==> inputs of v8 <==
==> flow/design.v <==
`timescale 1ns / 1ps
module FIR #
(
    parameter inbit = 11,		 
    parameter outbit = 23,		
    parameter n=32
)
(
    input rst,
    input clk,
    input wire signed [inbit-1:0] infix,
    output reg signed [outbit-1:0] outfix
);
reg signed [outbit-1:0] mul [0:31];
reg signed [outbit-1:0] add [0:30];
integer  i;
wire signed [outbit-1:0] sh1,sh2,sh3,sh5;
wire signed [outbit-1:0] w0,w1,w2,w3,w4,w5,w6,w7,w8,w9,w10,w11,w12,w13,w14;  
assign sh1 = infix<<1;
assign sh2 = infix<<2;
assign sh3 = infix<<3;
assign sh5 = infix<<5;
assign w0 = infix; 
assign w1 = sh1; 
assign w2 = -infix; 
assign w3 = -sh1-infix;	 
assign w4 = sh2;  
assign w5 = sh1+infix;  
assign w6 = -sh2-infix;	 
assign w7 = -sh2-sh1;	 
assign w8 =sh2+infix;	 
assign w9 = sh3+sh2;	 
assign w10 = -sh1;		 
assign w11 = -(infix<<4) - (sh2 + sh1);	 
assign w12 = -sh3-infix;			 
assign w13 = (sh5)+(sh3+sh2)+(sh1+infix);		 
assign w14 = (infix<<6)+(sh5+sh2)+(sh1+infix);		 
always @(posedge clk) begin
    if (rst) begin
		outfix <= 0;
    end else begin 
		outfix <= mul[0] +add[0];
	end
end
always @(posedge clk) begin
    if (rst) begin
        for(i=0;i<32;i=i+1)
			mul[i] <= 0;
    end else begin 
        mul[0] <= w0;
        mul[1] <= w1;
		mul[2] <= w2;
		mul[3] <= w3;
		mul[4] <=0;
		mul[5] <= w4;
		mul[6] <= w5;
		mul[7] <= w6;
		mul[8] <= w7;
		mul[9] <= w8;
		mul[10] <= w9;
		mul[11] <= w10;
		mul[12] <= w11;
		mul[13] <= w12;
		mul[14] <= w13;
		mul[15] <= w14;
		mul[16] <= w14;
		mul[17] <= w13;
		mul[18] <= w12;
		mul[19] <= w11;
		mul[20] <= w10;
		mul[21] <= w9;
		mul[22] <= w8;
		mul[23] <= w7;
		mul[24] <= w6;
		mul[25] <= w5;
		mul[26] <= w4;
		mul[27] <= 0;
		mul[28] <= w3;
		mul[29] <= w2;
		mul[30] <= w1;
		mul[31] <= w0;
    end
end
always @(posedge clk) begin
    if (rst) begin
        for(i=0;i<31;i=i+1)
			add[i] <= 0;
    end else begin 
        add[0] <= mul[1]+add[1];
        add[1] <= mul[2]+add[2];
		add[2] <= mul[3]+add[3];
		add[3] <= add[4];
		add[4] <= mul[5]+add[5];
		add[5] <= mul[6]+add[6];
		add[6] <= mul[7]+add[7];
		add[7] <= mul[8]+add[8];
		add[8] <= mul[9]+add[9];
		add[9] <= mul[10]+add[10];
		add[10] <= mul[11]+add[11];
		add[11] <= mul[12]+add[12];
		add[12] <= mul[13]+add[13];
		add[13] <= mul[14]+add[14];
		add[14] <= mul[15]+add[15];
		add[15] <= mul[16]+add[16];
		add[16] <= mul[17]+add[17];
		add[17] <= mul[18]+add[18];
		add[18] <= mul[19]+add[19];
		add[19] <= mul[20]+add[20];
		add[20] <= mul[21]+add[21];
		add[21] <= mul[22]+add[22];
		add[22] <= mul[23]+add[23];
		add[23] <= mul[24]+add[24];
		add[24] <= mul[25]+add[25];
		add[25] <= mul[26]+add[26];
		add[26] <= add[27];
		add[27] <= mul[28]+add[28];
		add[28] <= mul[29]+add[29];
		add[29] <= mul[30]+add[30];
		add[30] <= mul[31];
    end
end
endmodule
==> flow/run.sh <==
#!/bin/bash
# the make line also repeats each setting of config.mk as NAME=value (left out here)
make -C /OpenROAD-flow-scripts/flow DESIGN_CONFIG=/design/flow/config.mk WORK_HOME=/design/flow/orfs CLKGATE_MAP_FILE= finish
==> flow/config.mk <==
export PLATFORM = sky130hd
export DESIGN_NAME = FIR
export DESIGN_NICKNAME = FIR
export VERILOG_FILES = /design/flow/design.v
export SDC_FILE = /design/flow/constraint.sdc
export NUM_CORES = 4
export LEC_CHECK = 0
export CAP_MARGIN = 20
export CORE_MARGIN = 2
export CORE_UTILIZATION = 64
export SLEW_MARGIN = 20
==> flow/constraint.sdc <==
create_clock -name core_clock -period 4.77 [get_ports {clk}]
set_input_delay 0.9540 -clock core_clock [delete_from_list [all_inputs] [get_ports {clk}]]
set_output_delay 0.9540 -clock core_clock [all_outputs]
set_load 0.01 [all_outputs]
==> inputs of v29, as changes to v8 <==
--- a/flow/config.mk
+++ b/flow/config.mk
@@ -5,7 +5,12 @@
 export SDC_FILE = /design/flow/constraint.sdc
 export NUM_CORES = 4
 export LEC_CHECK = 0
-export CAP_MARGIN = 20
+export ABC_AREA = 1
+export CAP_MARGIN = 15
 export CORE_MARGIN = 2
-export CORE_UTILIZATION = 64
+export CORE_UTILIZATION = 72
+export CTS_CLUSTER_DIAMETER = 395
+export CTS_CLUSTER_SIZE = 74
+export HOLD_SLACK_MARGIN = 0.27
+export SETUP_SLACK_MARGIN = -0.02
 export SLEW_MARGIN = 20
==> flow/constraint.sdc (replaced) <==
create_clock -name core_clock -period 2.3 [get_ports {clk}]
set_input_delay 0.4600 -clock core_clock [delete_from_list [all_inputs] [get_ports {clk}]]
set_output_delay 0.4600 -clock core_clock [all_outputs]
set_load 0.01 [all_outputs]
==> inputs of v35, as changes to v8 <==
--- a/flow/config.mk
+++ b/flow/config.mk
@@ -5,7 +5,10 @@
 export SDC_FILE = /design/flow/constraint.sdc
 export NUM_CORES = 4
 export LEC_CHECK = 0
+export ABC_AREA = 1
 export CAP_MARGIN = 20
 export CORE_MARGIN = 2
-export CORE_UTILIZATION = 64
+export CORE_UTILIZATION = 70
+export CTS_CLUSTER_DIAMETER = 358
+export SETUP_SLACK_MARGIN = 0.27
 export SLEW_MARGIN = 20
==> flow/constraint.sdc (replaced) <==
create_clock -name core_clock -period 3.5 [get_ports {clk}]
set_input_delay 0.7000 -clock core_clock [delete_from_list [all_inputs] [get_ports {clk}]]
set_output_delay 0.7000 -clock core_clock [all_outputs]
set_load 0.01 [all_outputs]
==> results <==
metric	v8	v35	v29
Worst-path fanout max	3	4	-
Crit start category	input port	input port	-
Worst vdd rail ir drop	0.3576 mV	0.4992 mV	-
End point of the critical path	mul[16][16]	mul[14][15]	-
Gate Area	35990 um^2	42300 um^2	-
Xor+xnor area frac	9.607%	0.9992%	0.9992%
Worst min-delay path endpoint	add[26][11]	add[26][1]	-
Max cap viols	0	0	-
Clock tree buffer count of the final layout	130	118	-
Via count	45323	69613	-
Count of filler cells inserted in the layout	6713	6912	-
Starting utilization of the core area	64.56%	70.40%	72.69%
Chip area	88110 um^2	94210 um^2	91630 um^2
Basic-gate share of the synthesized area counting and, or, nand and nor cells	17.08%	27.94%	27.94%
Category of the critical setup timing path	input port to flop	input port to flop	-
Proportion of cell area occupied by registers	28.81%	24.41%	-
Critical path endpoint category	flop	flop	-
Min-Delay Path Class	flop to flop	flop to flop	-
Stage-log warning count	66	56	-
Outcome	no timing/DRC/antenna violations	no timing/DRC/antenna violations	aborted with a tool error
Last stage reached	-	-	5_1_grt
Levels on crit path	21	21	-
Met2 WL	76.45 mm	97.41 mm	-
Depth of the CTS H-tree	3	3	1
Power and IR drop assume default switching activity.
